JK:
// non_restoring_divider
module non_restoring_divider #(
    parameter DATA_WIDTH = 32
) (
    input  logic                    clk_i,
    input  logic                    clk_en_i,
    input  logic                    rst_n_i,
    input  logic [DATA_WIDTH - 1:0] dividend_i,
    input  logic [DATA_WIDTH - 1:0] divisor_i,
    input  logic                    data_valid_i,
    output logic [DATA_WIDTH - 1:0] quotient_o,
    output logic [DATA_WIDTH - 1:0] remainder_o,
    output logic                    divide_by_zero_o,
    output logic                    data_valid_o,
    output logic                    idle_o
);
Size in the first run: ~930 cells after synthesis, roughly 110 flip-flops, roughly 140 I/O pins, roughly 8700 sq um of cells after synthesis.
export LEC_CHECK = 0
export CAP_MARGIN = 25
export CELL_PAD_IN_SITES_DETAIL_PLACEMENT = 0
export CELL_PAD_IN_SITES_GLOBAL_PLACEMENT = 0
export CORE_ASPECT_RATIO = 0.5
export CORE_MARGIN = 2
export CORE_UTILIZATION = 59
export CTS_CLUSTER_DIAMETER = 356
export CTS_CLUSTER_SIZE = 98
export GPL_ROUTABILITY_DRIVEN = 0
export GPL_TIMING_DRIVEN = 1
export PLACE_DENSITY = 0.65
export SLEW_MARGIN = 20
export TNS_END_PERCENT = 10
create_clock -name core_clock -period 6.55 [get_ports {clk_i}]
run.sh (not shown) runs the stock make flow with config.mk's settings and CLKGATE_MAP_FILE=.
Input-level comparison between MS and JK:
- GPL_ROUTABILITY_DRIVEN removed (was 0)
- CTS_CLUSTER_DIAMETER removed (was 356)
- CORE_UTILIZATION changed from 59 to 66
- PLACE_DENSITY removed (was 0.65)
- CTS_CLUSTER_SIZE changed from 98 to 70
- CORE_ASPECT_RATIO removed (was 0.5)
- the clock period (ns, I/O delays scaled along) changed from 6.55 to 4.16
Results
Diff JK -> MS: number of standard cells in the final layout excluding fillers picked up an extra 47; placeable core region lost 12%; clock share of power lost 3.6 points; count of clock-buffer cells in the layout picked up an extra 1; total cells reported by yosys after synthesis neither gained nor lost much. MS -> stages 100% | layout checks FAIL | setup timing. Against JK, MS reports a global-route usage over all layers that is higher. Comparing MS and JK, the lower post-cts repair resize count is on JK.
Here is what was changed in the inputs of AL compared with MS.
- a change of CTS_CLUSTER_SIZE from 70 to 98
- an added PLACE_DENSITY_LB_ADDON of 0.28
- an added CTS_CLUSTER_DIAMETER of 356
- a change of GPL_TIMING_DRIVEN from 1 to 0
- an added GPL_ROUTABILITY_DRIVEN of 0
- a change of CORE_UTILIZATION from 66 to 36
- a change of the clock period (ns, I/O delays scaled along) from 4.16 to 6.55
Results
Cell count: AL higher than MS. In the reports for MS and AL, the larger maximum resistive drop on vdd belongs to MS. AL has completed all stages; timing, DRC and antenna checks passed. AL vs MS — routed wire length dropped 2900 um. AL vs. MS: total global-route track usage now smaller, count of plain and timing-repair buffers now sits lower, worst path setup slack after routing up 1030 ps. Delta (AL minus MS): final clock period utilization by the worst path went down 18 points; placed wire-length estimate has increased; total power moved down.
## Diff of input files: TR against AL
- GPL_TIMING_DRIVEN now 1, was 0
- ABC_AREA now 1, previously not set
- CTS_CLUSTER_SIZE no longer set, was 98
- CTS_CLUSTER_DIAMETER no longer set, was 356
- SLEW_MARGIN now 25, was 20
- PLACE_DENSITY_LB_ADDON no longer set, was 0.28
- CORE_UTILIZATION now 72, was 36
- GPL_ROUTABILITY_DRIVEN no longer set, was 0
- the clock period (ns, I/O delays scaled along) now 4.42, was 6.55
--- outcome ---
- Detailed-routed wire length on met3 is higher on TR
- Compared to AL, TR has final worst-path cycle share 5.3 points higher.
- Measured against TR, the overall power consumption of AL comes out at 0.64 times the reference value.
- Lower combinational cell fraction of total power goes to AL over TR.
- Going from AL to TR, synthesized cell count grows by 80%.
- Re internal power: TR is about 40% up on AL.

========
Starting RTL as in the previous note.
clock: 6.55 ns
lec_check: 0
cap_margin: 25
cell_pad_in_sites_detail_placement: 2
cell_pad_in_sites_global_placement: 0
core_margin: 2
core_utilization: 36
gpl_timing_driven: 0
place_density_lb_addon: 0.15
slew_margin: 20
tns_end_percent: 10
Rerun with:
- CAP_MARGIN: 25 -> 20
- CELL_PAD_IN_SITES_GLOBAL_PLACEMENT: 0 -> unset
- CORE_UTILIZATION: 36 -> 64
- GPL_TIMING_DRIVEN: 0 -> unset
- PLACE_DENSITY_LB_ADDON: 0.15 -> unset
- TNS_END_PERCENT: 10 -> unset
- clock period: 6.55 -> 6.0 ns (I/O delays scaled with it)
Result:
- With this change the flow did not get past 3_5_place_dp (DPL-0033)
- die size goes down by 43%
- synthesized area stays the same
- synthesized cell count is unchanged
Rerun with:
- CELL_PAD_IN_SITES_DETAIL_PLACEMENT: 2 -> unset
- CORE_ASPECT_RATIO: unset -> 0.5
- CORE_UTILIZATION: 64 -> 59
- CTS_CLUSTER_DIAMETER: unset -> 275
- CTS_CLUSTER_SIZE: unset -> 97
- SETUP_SLACK_MARGIN: unset -> 0.7
- TNS_END_PERCENT: unset -> 15
Result: With this change the flow finished with timing, DRC and antenna clean; synthesized area stays the same; synthesized cell count does not change; die size rises by 8.6%.
Rerun with:
- CORE_ASPECT_RATIO: 0.5 -> unset
- CORE_UTILIZATION: 59 -> 38
- CTS_CLUSTER_DIAMETER: 275 -> unset
- CTS_CLUSTER_SIZE: 97 -> 60
- SETUP_SLACK_MARGIN: 0.7 -> unset
- TNS_END_PERCENT: 15 -> unset
Effect: The new run ran to the end with no violations; clock skew hardly moves; design area rises by 0.59%; total power hardly moves.

========
Starting RTL as in the previous note.
export LEC_CHECK = 0
export CAP_MARGIN = 20
export CORE_MARGIN = 2
export CORE_UTILIZATION = 68
export CTS_CLUSTER_DIAMETER = 28
export CTS_CLUSTER_SIZE = 36
export HOLD_SLACK_MARGIN = -0.04
export SLEW_MARGIN = 20
export TNS_END_PERCENT = 55
create_clock -name core_clock -period 3.8 [get_ports {clk_i}]
The first run stopped in 4_1_cts.
Edit:
CORE_UTILIZATION = 40   (was 68)
CTS_CLUSTER_DIAMETER = unset   (was 28)
CTS_CLUSTER_SIZE = unset   (was 36)
HOLD_SLACK_MARGIN = unset   (was -0.04)
TNS_END_PERCENT = unset   (was 55)
clock period = 6.0 ns   (was 3.8 ns; I/O delays follow)
=>
- The new run finished clean
- synthesized cell count does not change
- die area came out higher by 67%
- synthesized area stays the same

========
Setup of v22:
The RTL this note starts from:
==> flow/design.v <==
module non_restoring_divider #(
    parameter DATA_WIDTH = 32
) (
    input  logic                    clk_i,
    input  logic                    clk_en_i,
    input  logic                    rst_n_i,
    input  logic [DATA_WIDTH - 1:0] dividend_i,
    input  logic [DATA_WIDTH - 1:0] divisor_i,
    input  logic                    data_valid_i,
    output logic [DATA_WIDTH - 1:0] quotient_o,
    output logic [DATA_WIDTH - 1:0] remainder_o,
    output logic                    divide_by_zero_o,
    output logic                    data_valid_o,
    output logic                    idle_o
);
    localparam COUNTER_WIDTH = $clog2(DATA_WIDTH);
    typedef enum logic [1:0] {IDLE, DIVIDE, RESTORE} fsm_state_t;
    typedef struct packed {
        logic                    rem_sign;
        logic [DATA_WIDTH - 1:0] remainder;
        logic [DATA_WIDTH - 1:0] quotient;
    } result_t;
    fsm_state_t state_CRT, state_NXT;
        always_ff @(posedge clk_i) begin : state_register
            if (!rst_n_i) begin
                state_CRT <= IDLE;
            end else if (clk_en_i) begin
                state_CRT <= state_NXT;
            end
        end : state_register
    result_t partial_CRT, partial_NXT;
    logic [DATA_WIDTH - 1:0] divisor_CRT, divisor_NXT;
        always_ff @(posedge clk_i) begin : datapath_register
            if (clk_en_i) begin
                partial_CRT <= partial_NXT;
                divisor_CRT <= divisor_NXT;
            end
        end : datapath_register
    logic [COUNTER_WIDTH - 1:0] iter_count_CRT, iter_count_NXT;
        always_ff @(posedge clk_i) begin : counter 
            if (clk_en_i) begin
                iter_count_CRT <= iter_count_NXT;
            end
        end : counter 
    logic divide_by_zero_CRT, divide_by_zero_NXT;
        always_ff @(posedge clk_i) begin : status_register
            if (!rst_n_i) begin
                divide_by_zero_CRT <= 1'b0;
            end else if (clk_en_i) begin
                divide_by_zero_CRT <= divide_by_zero_NXT;
            end
        end : status_register
    result_t pair_shifted;
        always_comb begin : fsm_logic 
            divide_by_zero_NXT = divide_by_zero_CRT;
            iter_count_NXT = iter_count_CRT;
            partial_NXT = partial_CRT;
            divisor_NXT = divisor_CRT;
            state_NXT = state_CRT;
            pair_shifted = 'b0;
            remainder_o = partial_CRT.remainder;
            data_valid_o = 1'b0;
            idle_o = 1'b0;
            case (state_CRT) 
                IDLE: begin 
                    if (data_valid_i) begin
                        state_NXT = DIVIDE;
                    end
                    divide_by_zero_NXT = (divisor_i == '0);
                    partial_NXT.rem_sign = 1'b0;
                    partial_NXT.quotient = dividend_i;
                    partial_NXT.remainder = '0;
                    divisor_NXT = divisor_i;
                    iter_count_NXT = '0;
                    idle_o = 1'b1;
                end
                DIVIDE: begin
                    state_NXT = (iter_count_CRT == (DATA_WIDTH - 1)) ? RESTORE : state_CRT;
                    iter_count_NXT = iter_count_CRT + 1;
                    pair_shifted = partial_CRT << 1; 
                    if (partial_CRT.rem_sign) begin
                        {partial_NXT.rem_sign, partial_NXT.remainder} = {pair_shifted.rem_sign, pair_shifted.remainder} + divisor_CRT;
                    end else begin
                        {partial_NXT.rem_sign, partial_NXT.remainder} = {pair_shifted.rem_sign, pair_shifted.remainder} - divisor_CRT;
                    end
                    partial_NXT.quotient = {pair_shifted.quotient[DATA_WIDTH - 1:1], !partial_NXT.rem_sign};
                end
                RESTORE: begin
                    state_NXT = IDLE;
                    data_valid_o = 1'b1;
                    idle_o = 1'b0;
                    if (partial_CRT.rem_sign) begin
                        {partial_NXT.rem_sign, partial_NXT.remainder} = {partial_CRT.rem_sign, partial_CRT.remainder} + divisor_CRT;
                    end
                    remainder_o = partial_NXT.remainder;
                end
            endcase
        end : fsm_logic
    assign quotient_o = partial_CRT.quotient;
    assign divide_by_zero_o = divide_by_zero_CRT;
endmodule
==> flow/config.mk <==
export PLATFORM = sky130hd
export DESIGN_NAME = non_restoring_divider
export DESIGN_NICKNAME = non_restoring_divider
export VERILOG_FILES = /design/flow/design.v
export SDC_FILE = /design/flow/constraint.sdc
export NUM_CORES = 4
export LEC_CHECK = 0
export ABC_AREA = 1
export CAP_MARGIN = 20
export CORE_MARGIN = 2
export CORE_UTILIZATION = 68
export CTS_CLUSTER_DIAMETER = 247
export CTS_CLUSTER_SIZE = 22
export SETUP_SLACK_MARGIN = 0.85
export SLEW_MARGIN = 20
==> flow/constraint.sdc <==
create_clock -name core_clock -period 2.99 [get_ports {clk_i}]
set_input_delay 0.5980 -clock core_clock [delete_from_list [all_inputs] [get_ports {clk_i}]]
set_output_delay 0.5980 -clock core_clock [all_outputs]
set_load 0.01 [all_outputs]
Seen in the log of v22: DPL-0038 during clock tree synthesis, after which the run never completed.
Modified inputs, v4 compared to v22
Settings: a deleted SETUP_SLACK_MARGIN that had been 0.85; a deleted ABC_AREA that had been 1; a deleted CTS_CLUSTER_SIZE that had been 22; a deleted CTS_CLUSTER_DIAMETER that had been 247; a change of CORE_UTILIZATION from 68 to 52; a change of the clock period (ns, I/O delays scaled along) from 2.99 to 4.58.
==> results <==
When v4 is set beside v22, its core outline area turns out to be about 7.5% larger.
The flow did not stop early for v4: all stages ran, and the layout cleared the timing, DRC and antenna checks.
Comparing v4 and v22, the lower cell count in the Yosys report was measured on v4.
Measured against v22, the area of placed instances of v4 comes out at 0.76 times the reference value.
Compared with v22, v4 shows post-synthesis area per instance higher by 3.0 µm².
Number of distinct library cells after synthesis (v22 / v4): 0.69
What v24 does differently from v4 at the input level:
Settings: changing CORE_UTILIZATION from 52 to 58; changing the clock period (ns, I/O delays scaled along) from 4.58 to 3.82.
## What came out
Status v24: flow complete, layout not clean - negative setup slack
Diff v4 -> v24 | floorplan row count | decrease of about 6%
partial_CRT[63]$_DFFE_PP_ as the timing endpoint of the critical path was reported by v24, and remainder_o[25] by v4.
Setup slack in v24 is smaller than in v4.
Worst hold slack sits higher in v24 than in v4.
Between v24 and v4, it is v24 whose met1 wire length is higher, by 17%.
On power, v4 beats v24.
Buffer count excluding the clock tree in the final layout of v24 exceeds that of v4 by more than 100%.
Input-level comparison between v30 and v24:
Settings: CTS_CLUSTER_DIAMETER now 361, previously not set; HOLD_SLACK_MARGIN now -0.04, previously not set; CTS_CLUSTER_SIZE now 36, previously not set; CORE_UTILIZATION now 70, was 58; the clock period (ns, I/O delays scaled along) now 4.19, was 3.82.
Results
- For v30, the flow was terminated by a tool error in global routing and produced no final design.
- Against v24, detailed placement HPWL in v30 fell by more than 10%.
- There was hardly any difference in maximum buffer depth of the clock tree between v24 and v30.
- Between v24 and v30, the flow reports number of gates given a new drive strength after cts decreasing by more than half.
- Reported for v24 and v30, synthesized net count turned out identical to the last digit.
- v30 against v24: total instance count after detailed placement -133, die area -about 17%, floorplan row count -about 9%, post-CTS setup repair buffer count -27.
- Taking v30 as 1.0, v24 lands at 1.10 on floorplan die width.
The following lists how v12 was set up differently from v30:
Settings: removing CTS_CLUSTER_SIZE (formerly 36); removing HOLD_SLACK_MARGIN (formerly -0.04); removing CTS_CLUSTER_DIAMETER (formerly 361); changing CORE_UTILIZATION from 70 to 58; changing the clock period (ns, I/O delays scaled along) from 4.19 to 5.24.
### Flow results
The final layout from v12, which completed every stage, passed the timing, DRC and antenna checks at the end of the flow. Delta (v12 minus v30): placed instance count went down 35, cell resize tally after clock tree synthesis -56, full die area went up 0.0027 mm², xor/xnor cell area share of the yosys netlist about even, final HPWL from detailed placement lower.
--- input diff v12..v37 ---
Settings: setting CTS_CLUSTER_SIZE to 100 for the first time; setting CTS_CLUSTER_DIAMETER to 234 for the first time; changing CORE_UTILIZATION from 58 to 62; changing the clock period (ns, I/O delays scaled along) from 5.24 to 3.87.
The flow for v37 finished, though final verification flagged negative setup slack.
In the tables for v12 and v37, reg-to-reg setup timing slack reads lower with v37.
| post-route worst hold slack | v37 vs v12 | 0.018 ns higher |
[v37 vs v12] final area: higher in v37
For cell count after synthesis, v12 and v37 come out practically identical.
The cell depth of the worst setup path of v37 exceeds that of v12 by 6.
Final critical-path setup slack: v37 lower than v12

========
## wip/maple
Starts from the design.v that is shown in full above.
export LEC_CHECK = 0
export CAP_MARGIN = 0
export CELL_PAD_IN_SITES_DETAIL_PLACEMENT = 2
export CELL_PAD_IN_SITES_GLOBAL_PLACEMENT = 2
export CORE_ASPECT_RATIO = 1.17
export CORE_MARGIN = 5
export CORE_UTILIZATION = 52
export CTS_CLUSTER_SIZE = 70
export GPL_ROUTABILITY_DRIVEN = 0
export GPL_TIMING_DRIVEN = 0
export MAX_ROUTING_LAYER = met4
export MIN_ROUTING_LAYER = met2
export PLACE_DENSITY = 0.7
export SETUP_SLACK_MARGIN = 1.2
export SLEW_MARGIN = 10
create_clock -name core_clock -period 5.21 [get_ports {clk_i}]
Tool error GPL-0301 stopped wip/maple during global placement; no final results.
What wip/ember does differently from wip/maple at the input level:
- SLEW_MARGIN changed from 10 to 20
- GPL_TIMING_DRIVEN removed (was 0)
- CELL_PAD_IN_SITES_GLOBAL_PLACEMENT removed (was 2)
==> comparison <==
Stage in which a tool error killed wip/ember: detailed placement. Reported for wip/maple and wip/ember, cell area after synthesis turned out identical to the last digit. wip/maple -> wip/ember: number of top-level pins delta 0, exact match. Reported for wip/maple and wip/ember, number of different library cells in the post-synthesis netlist turned out identical to the last digit. As far as overall die width goes, wip/ember and wip/maple are indistinguishable; the numbers are identical.
The inputs of wip/violet differ from those of wip/ember as listed below.
- CORE_ASPECT_RATIO removed (was 1.17)
- MIN_ROUTING_LAYER removed (was met2)
- CORE_MARGIN changed from 5 to 2
- CAP_MARGIN changed from 0 to 20
- CTS_CLUSTER_SIZE changed from 70 to 35
- SETUP_SLACK_MARGIN removed (was 1.2)
- CELL_PAD_IN_SITES_DETAIL_PLACEMENT removed (was 2)
- CORE_UTILIZATION changed from 52 to 68
- MAX_ROUTING_LAYER removed (was met4)
- GPL_ROUTABILITY_DRIVEN removed (was 0)
- PLACE_DENSITY removed (was 0.7)
- the clock period (ns, I/O delays scaled along) changed from 5.21 to 4.48
==> results <==
- wip/violet reached the end of the flow, and the finished layout is clean on the timing, DRC and antenna checks.
- In wip/violet, the number of core rows came out 20% below the value in wip/ember.
- From wip/violet to wip/ember, synthesized chip area reported by yosys did not move at all.
- Diff wip/violet and wip/ember: area of the core higher in wip/ember
- Taking wip/ember as the reference, in wip/violet die area went down; chip width went down; synthesized instance count did not really move.
### wip/violet -> wip/amber
- setting CTS_CLUSTER_DIAMETER to 247 for the first time
- setting ABC_AREA to 1 for the first time
- setting SETUP_SLACK_MARGIN to -0.34 for the first time
- changing CTS_CLUSTER_SIZE from 35 to 22
- changing the clock period (ns, I/O delays scaled along) from 4.48 to 3.41
HPWL reported at the end of detailed placement: wip/amber worse than wip/violet
Completing all stages was not enough for wip/amber: its layout failed the final checks because of setup timing.
wip/violet → wip/amber: die height has increased, cell area higher.
The sum of met2 wire segment lengths after detailed routing number comes out lower for wip/violet vs wip/amber.
The run showing the smaller area of the synthesized netlist per yosys stat is wip/violet.
Setup slack (higher): wip/violet
Compared wip/amber against wip/violet; clock network area share within noise.
When the final numbers for wip/amber and wip/violet were put side by side, the power in the clock group turned out to be greater in wip/amber.
Relative to wip/violet, post-detailed-route via-to-cell ratio has decreased by 8.0% in wip/amber.
No activity file was given, so power comes from the tool's default toggle rates.
